==> flow/design.v <==
`timescale 1ns / 100ps
module Cordic(clk,rst,phase_step,xin,yin,xout,yout);
parameter IN_WIDTH	= 16; 
parameter EXTRA_BITS	= 6; 
localparam WI			= IN_WIDTH;
localparam WXY			= IN_WIDTH+EXTRA_BITS; 
localparam STG			= WXY; 
input clk;
input rst; 
input signed  [31:0]    phase_step; 
input signed  [WI-1:0]  xin,yin;
output signed [WXY-1:0] xout,yout;
wire signed [31:0] atan_table [0:31];
                 assign atan_table[00] = 32'b0010_0000_0000_0000_0000_0000_0000_0000;
						assign atan_table[01] = 32'b0001_0010_1110_0100_0000_0101_0001_1110;
						assign atan_table[02] = 32'b0000_1001_1111_1011_0011_1000_0101_1011;
						assign atan_table[03] = 32'b0000_0101_0001_0001_0001_0001_1101_0100;
						assign atan_table[04] = 32'b0000_0010_1000_1011_0000_1101_0100_0011;
						assign atan_table[05] = 32'b0000_0001_0100_0101_1101_0111_1110_0001;
						assign atan_table[06] = 32'b0000_0000_1010_0010_1111_0110_0001_1110;
						assign atan_table[07] = 32'b0000_0000_0101_0001_0111_1100_0101_0101;
						assign atan_table[08] = 32'b0000_0000_0010_1000_1011_1110_0101_0011;
						assign atan_table[09] = 32'b0000_0000_0001_0100_0101_1111_0010_1111;
						assign atan_table[10] = 32'b0000_0000_0000_1010_0010_1111_1001_1000;
						assign atan_table[11] = 32'b0000_0000_0000_0101_0001_0111_1100_1100;
						assign atan_table[12] = 32'b0000_0000_0000_0010_1000_1011_1110_0110;
						assign atan_table[13] = 32'b0000_0000_0000_0001_0100_0101_1111_0011;
						assign atan_table[14] = 32'b0000_0000_0000_0000_1010_0010_1111_1010;
						assign atan_table[15] = 32'b0000_0000_0000_0000_0101_0001_0111_1101;
						assign atan_table[16] = 32'b0000_0000_0000_0000_0010_1000_1011_1110;
						assign atan_table[17] = 32'b0000_0000_0000_0000_0001_0100_0101_1111;
						assign atan_table[18] = 32'b0000_0000_0000_0000_0000_1010_0011_0000;
						assign atan_table[19] = 32'b0000_0000_0000_0000_0000_0101_0001_1000;
						assign atan_table[20] = 32'b0000_0000_0000_0000_0000_0010_1000_1100;
						assign atan_table[21] = 32'b0000_0000_0000_0000_0000_0001_0100_0110;
						assign atan_table[22] = 32'b0000_0000_0000_0000_0000_0000_1010_0011;
						assign atan_table[23] = 32'b0000_0000_0000_0000_0000_0000_0101_0001;
						assign atan_table[24] = 32'b0000_0000_0000_0000_0000_0000_0010_1001;
						assign atan_table[25] = 32'b0000_0000_0000_0000_0000_0000_0001_0100;
						assign atan_table[26] = 32'b0000_0000_0000_0000_0000_0000_0000_1010;
						assign atan_table[27] = 32'b0000_0000_0000_0000_0000_0000_0000_0101;
						assign atan_table[28] = 32'b0000_0000_0000_0000_0000_0000_0000_0011;
						assign atan_table[29] = 32'b0000_0000_0000_0000_0000_0000_0000_0010;
						assign atan_table[30] = 32'b0000_0000_0000_0000_0000_0000_0000_0001;
						assign atan_table[31] = 32'b0000_0000_0000_0000_0000_0000_0000_0000;
reg signed [WXY-1:0] X [0:STG-1];
reg signed [WXY-1:0] Y [0:STG-1];
reg signed [31:0]    Z [0:STG-1]; 
reg [31:0] phase_acc;
wire [1:0]  quadrant = phase_acc [31:30]; 
wire signed [WI-1:0] nxin,nyin;
assign nxin = -xin;
assign nyin = -yin;
always @(posedge clk)
	begin
		case(quadrant)
			2'b00,2'b11: 
				begin  
					X[0] <= {xin[WI-1],xin}<<{EXTRA_BITS-1};
					Y[0] <= {yin[WI-1],yin}<<{EXTRA_BITS-1};
					Z[0] <= phase_acc ;
				end
			2'b01:
				begin
					X[0] <= {nyin[WI-1],nyin}<<{EXTRA_BITS-1};
					Y[0] <= {xin[WI-1],xin}<<{EXTRA_BITS-1};
					Z[0] <= {2'b00,phase_acc[29:0]}; 
				end
			2'b10:
				begin
					X[0] <= {yin[WI-1],yin}<<{EXTRA_BITS-1};
					Y[0] <= {nxin[WI-1],nxin}<<{EXTRA_BITS-1};
					Z[0] <= {2'b11,phase_acc[29:0]};
				end
			default:;
		endcase
		if(rst) phase_acc<=32'd0; else phase_acc<=phase_acc+phase_step;
	end
genvar i;
generate
	for(i=0;i<(STG-1);i=i+1)
	begin:ITERATION
	wire z_sign;
	wire signed [WXY-1:0] x_shr,y_shr;
	assign x_shr=X[i]>>>i;
	assign y_shr=Y[i]>>>i;
	assign z_sign=Z[i][31];
	always @ (posedge clk)
			begin
				X[i+1] <= z_sign?(X[i]+y_shr):(X[i]-y_shr);
				Y[i+1] <= z_sign?(Y[i]-x_shr):(Y[i]+x_shr);
				Z[i+1] <= z_sign?(Z[i]+atan_table[i]):(Z[i]-atan_table[i]);
				end
	end
endgenerate
assign xout	=	X[STG-1];
assign yout	=	Y[STG-1];
endmodule
Settings: LEC_CHECK=0, ABC_AREA=0, CAP_MARGIN=20, CORE_ASPECT_RATIO=0.89, CORE_MARGIN=3, CORE_UTILIZATION=30, GPL_TIMING_DRIVEN=0, MAX_ROUTING_LAYER=met4, SLEW_MARGIN=20; clock period 5.0 ns.
run.sh (not shown) runs the stock make flow with config.mk's settings and CLKGATE_MAP_FILE=.
Then changed:
- ABC_AREA: 0 -> not set
- CORE_ASPECT_RATIO: 0.89 -> not set
- CORE_MARGIN: 3 -> 2
- CORE_UTILIZATION: 30 -> 45
- GPL_TIMING_DRIVEN: 0 -> not set
- MAX_ROUTING_LAYER: met4 -> not set
- clock period: 5.0 -> 4.28 ns (I/O delays scaled with it)
Clock-buffer cell count grows by 10.
Die area goes down by a quarter to a third.
Flip-flop count stays the same.
Wire length goes up by roughly a tenth.
Maximum frequency rises by about a fifth.
Final area goes down slightly.
Area after synthesis stays the same.
Synthesized cell count is unchanged.
Non-clock buffer count is lower by 14.
Utilization is higher by 17 points.
Then changed:
- CORE_UTILIZATION: 45 -> 71
- CTS_CLUSTER_DIAMETER: not set -> 188
- PLACE_DENSITY_LB_ADDON: not set -> 0.27
- clock period: 4.28 -> 4.1 ns (I/O delays scaled with it)
Effect:
- worst hold slack hardly moves
- global-route usage grows by 13 points
- final cell count shrinks by a little under a tenth
Then changed:
- CORE_UTILIZATION: 71 -> 70
- CTS_CLUSTER_DIAMETER: 188 -> not set
- CTS_CLUSTER_SIZE: not set -> 33
- PLACE_DENSITY_LB_ADDON: 0.27 -> not set
- clock period: 4.1 -> 3.48 ns (I/O delays scaled with it)
The changed run completed and failed the layout checks on negative setup slack.
Count of clock-buffer cells in the layout went down by 4.
Hold slack gets worse by 0.013 ns.
Design area went up by 9.4%.
Wire length went up by 20%.
Flip-flop count is unchanged.
Maximum frequency went up by 2.1%.
Via count went up by 10%.
Global-route usage went up by 2.1 points.
Setup slack gets worse by 0.54 ns.
Then changed:
- CORE_UTILIZATION: 70 -> 72
- CTS_CLUSTER_SIZE: 33 -> 98
- clock period: 3.48 -> 4.8 ns (I/O delays scaled with it)
After rerunning:
- The changed run completed without violations
- design area drops by about 9%
- critical path depth went up by 1
- cell count drops by 6.5%
